==> run R <==
==> flow/design.v <==
module register_param #(
    parameter BIT_LENGTH = 2048
) (
    input clk, rst,
    input load,
    input [BIT_LENGTH - 1 : 0] parIn,
    output reg [BIT_LENGTH - 1 : 0] parOut
);
    always@(posedge clk, posedge rst) begin
        if (rst == 1)
            parOut <= 0;
        else begin
            if (load == 1)
                parOut <= parIn;
        end
    end
endmodule
module adder #(
    parameter BIT_LENGTH = 32
) (
    input signed [BIT_LENGTH - 1 : 0] in1, in2,
    input mode,  
    output signed [BIT_LENGTH - 1 : 0] out
);
    assign out = (mode == 1) ? (in1 + in2) : (in1 - in2);
endmodule
module upCounterRE #(
    parameter BIT_LENGTH = 16
) (
    input clk, rst,
    input init_cnt, en_cnt,
    output reg [BIT_LENGTH - 1 : 0] count
);
    always @(posedge clk, posedge rst) begin
        if (rst == 1)
            count <= 0;
        else begin
            if (init_cnt == 1)
                count <= 0;
            else if (en_cnt == 1)
                count <= count + 1;
        end
    end
endmodule
module cordic_linear_DP #(
    parameter FLOAT_SIZE = 24,
    parameter INT_SIZE = 8
) (
    input clk, rst,
    input signed [INT_SIZE + FLOAT_SIZE - 1:0] x, y, z,
    input mode,
    input loadX, loadY, loadZ,loadMode,
    input sel_input, adder_mode,
    input init_cnt, en_cnt,
    output signed [INT_SIZE + FLOAT_SIZE - 1:0] x_out, y_out, z_out,
    output co, phi
);
    wire signed [INT_SIZE + FLOAT_SIZE - 1:0] y_in, z_in;
    wire signed [INT_SIZE + FLOAT_SIZE - 1:0] out_adder_y, out_adder_z;
    assign y_in = (sel_input == 1) ? y : out_adder_y; 
    assign z_in = (sel_input == 1) ? z : out_adder_z; 
    register_param #(.BIT_LENGTH(INT_SIZE + FLOAT_SIZE)) X_Reg(
        .clk(clk),
        .rst(rst),
        .load(loadX),
        .parIn(x),
        .parOut(x_out)
    );
    register_param #(.BIT_LENGTH(INT_SIZE + FLOAT_SIZE)) Y_Reg(
        .clk(clk),
        .rst(rst),
        .load(loadY),
        .parIn(y_in),
        .parOut(y_out)
    );
    register_param #(.BIT_LENGTH(INT_SIZE + FLOAT_SIZE)) Z_Reg(
        .clk(clk),
        .rst(rst),
        .load(loadZ),
        .parIn(z_in),
        .parOut(z_out)
    );
    wire mode_val;
    register_param #(.BIT_LENGTH(1)) M_Reg(
        .clk(clk),
        .rst(rst),
        .load(loadMode),
        .parIn(mode),
        .parOut(mode_val)
    );
    wire [$clog2(FLOAT_SIZE) : 0] iter;
    upCounterRE #(.BIT_LENGTH($clog2(FLOAT_SIZE) + 1)) Iter_Count(
        .clk(clk),
        .rst(rst),
        .init_cnt(init_cnt),
        .en_cnt(en_cnt),
        .count(iter)
    );
    assign co = (iter == (FLOAT_SIZE)) ? 1'b1 : 1'b0;
    wire signed [INT_SIZE + FLOAT_SIZE - 1:0] x_shift, one, one_shift;
    assign x_shift = x >>> iter;
    assign one = { {(INT_SIZE-1){1'b0}}, 1'b1, {(FLOAT_SIZE){1'b0}} }; 
    assign one_shift = one >>> iter;
    adder #(.BIT_LENGTH(INT_SIZE + FLOAT_SIZE)) Y_Adder(
        .in1(y_out),
        .in2(x_shift),
        .mode(adder_mode),
        .out(out_adder_y)
    );
    adder #(.BIT_LENGTH(INT_SIZE + FLOAT_SIZE)) Z_Adder(
        .in1(z_out),
        .in2(one_shift),
        .mode(~adder_mode),
        .out(out_adder_z)
    );
    wire phi_rotate, phi_vector; 
    assign phi_rotate = (z_out[INT_SIZE + FLOAT_SIZE - 1] == 1) ? 1'b0 : 1'b1;
    assign phi_vector = (y_out[INT_SIZE + FLOAT_SIZE - 1] == 1) ? 1'b1 : 1'b0;
    assign phi = (mode_val == 1) ? phi_vector : phi_rotate;
endmodule
module cordic_linear_CU (
    input clk, rst,
    input start,
    input co, phi,
    output reg loadX, loadY, loadZ,loadMode,
    output reg sel_input, adder_mode,
    output reg init_cnt, en_cnt,
    output reg done
);
    parameter [1:0] IDLE = 0, INIT = 1, CALC = 2, DONE = 3;
    reg [1:0] ps, ns;
    always @(ps, start, co) begin
        case (ps)
            IDLE: ns = (start == 1) ? INIT : IDLE;
            INIT: ns = (start == 1 ) ? INIT : CALC;
            CALC: ns = (co == 1) ? DONE : CALC;
            DONE: ns = IDLE;
            default: ns = IDLE;
        endcase
    end
    always @(ps, phi) begin
        loadX = 0;
        loadY = 0;
        loadZ = 0;
        loadMode = 0;
        sel_input = 0;
        adder_mode = 0;
        init_cnt = 0;
        en_cnt = 0;
        done = 0;
        case (ps)
            IDLE: ;
            INIT: begin
                init_cnt = 1;
                loadX = 1;
                loadY = 1;
                loadZ = 1;
                loadMode = 1;
                sel_input = 1;
            end
            CALC: begin
                adder_mode = phi;
                en_cnt = 1;
                sel_input = 0;
                loadY = 1;
                loadZ = 1;
            end 
            DONE: done = 1;
            default: ;
        endcase
    end
    always @(posedge clk or posedge rst) begin
        if (rst == 1)
            ps <= IDLE;
        else 
            ps <= ns;
    end
endmodule
module cordic_linear #(
    parameter FLOAT_SIZE = 24,
    parameter INT_SIZE = 8
) (
    input clk, rst,
    input start,
    input signed [INT_SIZE + FLOAT_SIZE - 1:0] x, y, z,
    input mode,
    output signed [INT_SIZE + FLOAT_SIZE - 1:0] x_out, y_out, z_out,
    output done
);
    wire loadX, loadY, loadZ, loadMode;
    wire sel_input, adder_mode;
    wire init_cnt, en_cnt;
    wire co, phi;
    cordic_linear_DP #(.FLOAT_SIZE(FLOAT_SIZE), .INT_SIZE(INT_SIZE)) DP (
        .clk(clk),
        .rst(rst),
        .x(x),
        .y(y),
        .z(z),
        .mode(mode),
        .loadX(loadX),
        .loadY(loadY),
        .loadZ(loadZ),
        .loadMode(loadMode),
        .sel_input(sel_input),
        .adder_mode(adder_mode),
        .init_cnt(init_cnt),
        .en_cnt(en_cnt),
        .x_out(x_out),
        .y_out(y_out),
        .z_out(z_out),
        .co(co),
        .phi(phi)
    );
    cordic_linear_CU CU (
        .clk(clk),
        .rst(rst),
        .start(start),
        .co(co),
        .phi(phi),
        .loadX(loadX),
        .loadY(loadY),
        .loadZ(loadZ),
        .loadMode(loadMode),
        .sel_input(sel_input),
        .adder_mode(adder_mode),
        .init_cnt(init_cnt),
        .en_cnt(en_cnt),
        .done(done)
    );
endmodule
module reciprocal_float_DP (
    input clk, rst,
    input [31:0] x,
    input loadE, loadM, loadS,
    input selE, start_cordic,
    output [31:0] out,
    output done_cordic, zero_flag
);
    wire [7:0] E_val, E_in;
    wire [7:0] out_sub, E_reg_in;
    assign E_in = x[30:23];
    register_param #(.BIT_LENGTH(8)) E_Reg(
        .clk(clk),
        .rst(rst),
        .load(loadE),
        .parIn(E_reg_in),
        .parOut(E_val)
    );
    wire [22:0] M_val, M_in;
    assign M_in = x[22:0];
    register_param #(.BIT_LENGTH(23)) M_Reg(
        .clk(clk),
        .rst(rst),
        .load(loadM),
        .parIn(M_in),
        .parOut(M_val)
    );
    wire S_val, S_in;
    assign S_in = x[31];
    register_param #(.BIT_LENGTH(1)) S_Reg(
        .clk(clk),
        .rst(rst),
        .load(loadS),
        .parIn(S_in),
        .parOut(S_val)
    );
    assign E_reg_in = (selE == 1) ? E_in : out_sub;
    wire frac_zero;
    assign frac_zero = ~(|M_val);
    wire cin;
    assign cin = (frac_zero == 1) ? 1'b1 : 1'b0;
    assign out_sub = $unsigned(8'd253) - $unsigned(E_val) + cin;
    localparam FLOAT_SIZE = 24;
    localparam INT_SIZE = 2;
    wire signed [INT_SIZE + FLOAT_SIZE - 1:0] x_in, z, y;
    assign y = { {(INT_SIZE-1){1'b0}}, 1'b1, {(FLOAT_SIZE){1'b0}} };  
    assign z = {(INT_SIZE + FLOAT_SIZE){1'b0}};  
    assign x_in = { 2'b01, M_val, 1'b0};
    wire mode;
    assign mode = 1'b1;  
    wire signed [INT_SIZE + FLOAT_SIZE - 1:0] x_out, y_out, z_out;
    cordic_linear #(.FLOAT_SIZE(FLOAT_SIZE), .INT_SIZE(INT_SIZE)) Cordic_core(
        .clk(clk),
        .rst(rst),
        .start(start_cordic),
        .x(x_in),
        .y(y),
        .z(z),
        .mode(mode),
        .x_out(x_out),
        .y_out(y_out),
        .z_out(z_out),
        .done(done_cordic)
    );
    assign out = {S_val, E_val, z_out[22:0] };
    wire exp_zero;
    assign exp_zero = ~(|E_val);
    assign zero_flag = exp_zero && frac_zero;
endmodule
module reciprocal_float_CU (
    input clk, rst,
    input start,
    input done_cordic, zero_input,
    output reg loadE, loadM, loadS,
    output reg selE, start_cordic,
    output reg done, zero_flag
);
    parameter [2:0] IDLE = 0, INIT = 1, EXP = 2, CALC = 3, ZERO = 4;
    reg [2:0] ps, ns;
    always @(ps, start, zero_input, done_cordic) begin
        case (ps)
            IDLE: ns = (start == 1) ? INIT : IDLE;
            INIT: ns = (start == 1) ? INIT : EXP;
            EXP: ns = (zero_input == 1) ? ZERO : CALC;
            CALC: ns = (done_cordic == 1) ? IDLE : CALC;
            ZERO: ns = IDLE; 
            default: ns = IDLE;
        endcase
    end
    always @(ps, done_cordic, zero_input) begin
        loadE = 0;
        loadM = 0;
        loadS = 0;
        selE = 0;
        start_cordic = 0;
        done = 0;
        zero_flag = 0;
        case (ps)
            IDLE: ;
            INIT: begin
                selE = 1;
                loadE = 1;
                loadM = 1;
                loadS = 1;
            end 
            EXP: begin
                loadE = 1;
                start_cordic = ~zero_input;  
            end
            CALC: done = done_cordic;
            ZERO: begin
                done = 1;
                zero_flag = 1;
            end
            default: ;
        endcase
    end
    always @(posedge clk or posedge rst) begin
        if (rst == 1)
            ps <= IDLE;
        else 
            ps <= ns;
    end
endmodule
module reciprocal_float(
    input clk, rst,
    input start,
    input [31:0] x,
    output [31:0] out,
    output done, zero_flag
);
    wire loadE, loadM, loadS;
    wire selE, start_cordic;
    wire done_cordic, zero_input;
    reciprocal_float_DP DP (
        .clk(clk),
        .rst(rst),
        .x(x),
        .loadE(loadE),
        .loadM(loadM),
        .loadS(loadS),
        .selE(selE),
        .start_cordic(start_cordic),
        .out(out),
        .done_cordic(done_cordic),
        .zero_flag(zero_input)
    );
    reciprocal_float_CU CU (
        .clk(clk),
        .rst(rst),
        .start(start),
        .done_cordic(done_cordic),
        .zero_input(zero_input),
        .loadE(loadE),
        .loadM(loadM),
        .loadS(loadS),
        .selE(selE),
        .start_cordic(start_cordic),
        .done(done),
        .zero_flag(zero_flag)
    );
endmodule
==> flow/run.sh <==
#!/bin/bash
# the make line also repeats each setting of config.mk as NAME=value (left out here)
make -C /OpenROAD-flow-scripts/flow DESIGN_CONFIG=/design/flow/config.mk WORK_HOME=/design/flow/orfs CLKGATE_MAP_FILE= finish
==> flow/config.mk <==
export PLATFORM = sky130hd
export DESIGN_NAME = reciprocal_float
export DESIGN_NICKNAME = reciprocal_float
export VERILOG_FILES = /design/flow/design.v
export SDC_FILE = /design/flow/constraint.sdc
export NUM_CORES = 4
export LEC_CHECK = 0
export ABC_AREA = 1
export CAP_MARGIN = 20
export CORE_ASPECT_RATIO = 0.73
export CORE_MARGIN = 2
export CORE_UTILIZATION = 72
export CTS_CLUSTER_DIAMETER = 52
export CTS_CLUSTER_SIZE = 79
export MAX_ROUTING_LAYER = met5
export PLACE_DENSITY_LB_ADDON = 0.01
export SETUP_SLACK_MARGIN = -0.11
export SLEW_MARGIN = 20
export TNS_END_PERCENT = 90
==> flow/constraint.sdc <==
create_clock -name core_clock -period 5.26 [get_ports {clk}]
set_input_delay 1.0520 -clock core_clock [delete_from_list [all_inputs] [get_ports {clk}]]
set_output_delay 1.0520 -clock core_clock [all_outputs]
set_load 0.01 [all_outputs]
==> run K: changes against run R <==
ABC_AREA = not set   (was 1)
CORE_UTILIZATION = 61   (was 72)
CTS_CLUSTER_DIAMETER = not set   (was 52)
CTS_CLUSTER_SIZE = not set   (was 79)
PLACE_DENSITY = 0.65   (was not set)
PLACE_DENSITY_LB_ADDON = not set   (was 0.01)
TNS_END_PERCENT = 35   (was 90)
==> comparison table <==
Filler Cell Count: run K 1098; run R 949
Switching power share of the total: run K 0.313; run R 0.352
Syn avg cell area: run K 8.59 µm²; run R 6.46 µm²
Final layout net count: run K 1300; run R 1583
Worst Path Required: run K 5.51 ns; run R 5.55 ns
Status: run K complete, but fails checks; run R complete, no violations
Reasons for failing layout checks: run K setup timing; run R -
Xor and xnor area share after synthesis: run K 0.0669; run R 0.0502
Smallest hold slack: run K 0.489 ns; run R 0.476 ns
OpenROAD warning count: run K 36; run R 33
Power Density: run K 186 nW/µm²; run R 219 nW/µm²
Number of buffers and inverters on the critical path: run K 2; run R 3
Combined area of the multi-input logic cells: run K 6300 µm²; run R 5950 µm²
Yosys cell types: run K 78; run R 50
Starting DRC count in detailed routing: run K 877; run R 966
Peak fanout along the critical path: run K 6; run R 11
Pre-antenna DRT Iters: run K 8; run R 6
Simple-gate portion of the synthesized area: run K 0.168; run R 0.350
RePlAce Congestion: run K 0.939; run R 0.972
Init Core Util: run K 0.620; run R 0.741
Flip-flop and latch area: run K 2510 µm²; run R 2500 µm²
Gr usage total: run K 0.303; run R 0.366
Vias in the first global route: run K 7927; run R 9013
Drt total wl: run K 24500 µm; run R 24700 µm
Wire length on met1: run K 11300 µm; run R 10600 µm
HPWL after DPL: run K 17500 µm; run R 18500 µm
Static Leak: run K 4.94 nW; run R 5.27 nW
No activity file was given, so power comes from the tool's default toggle rates.
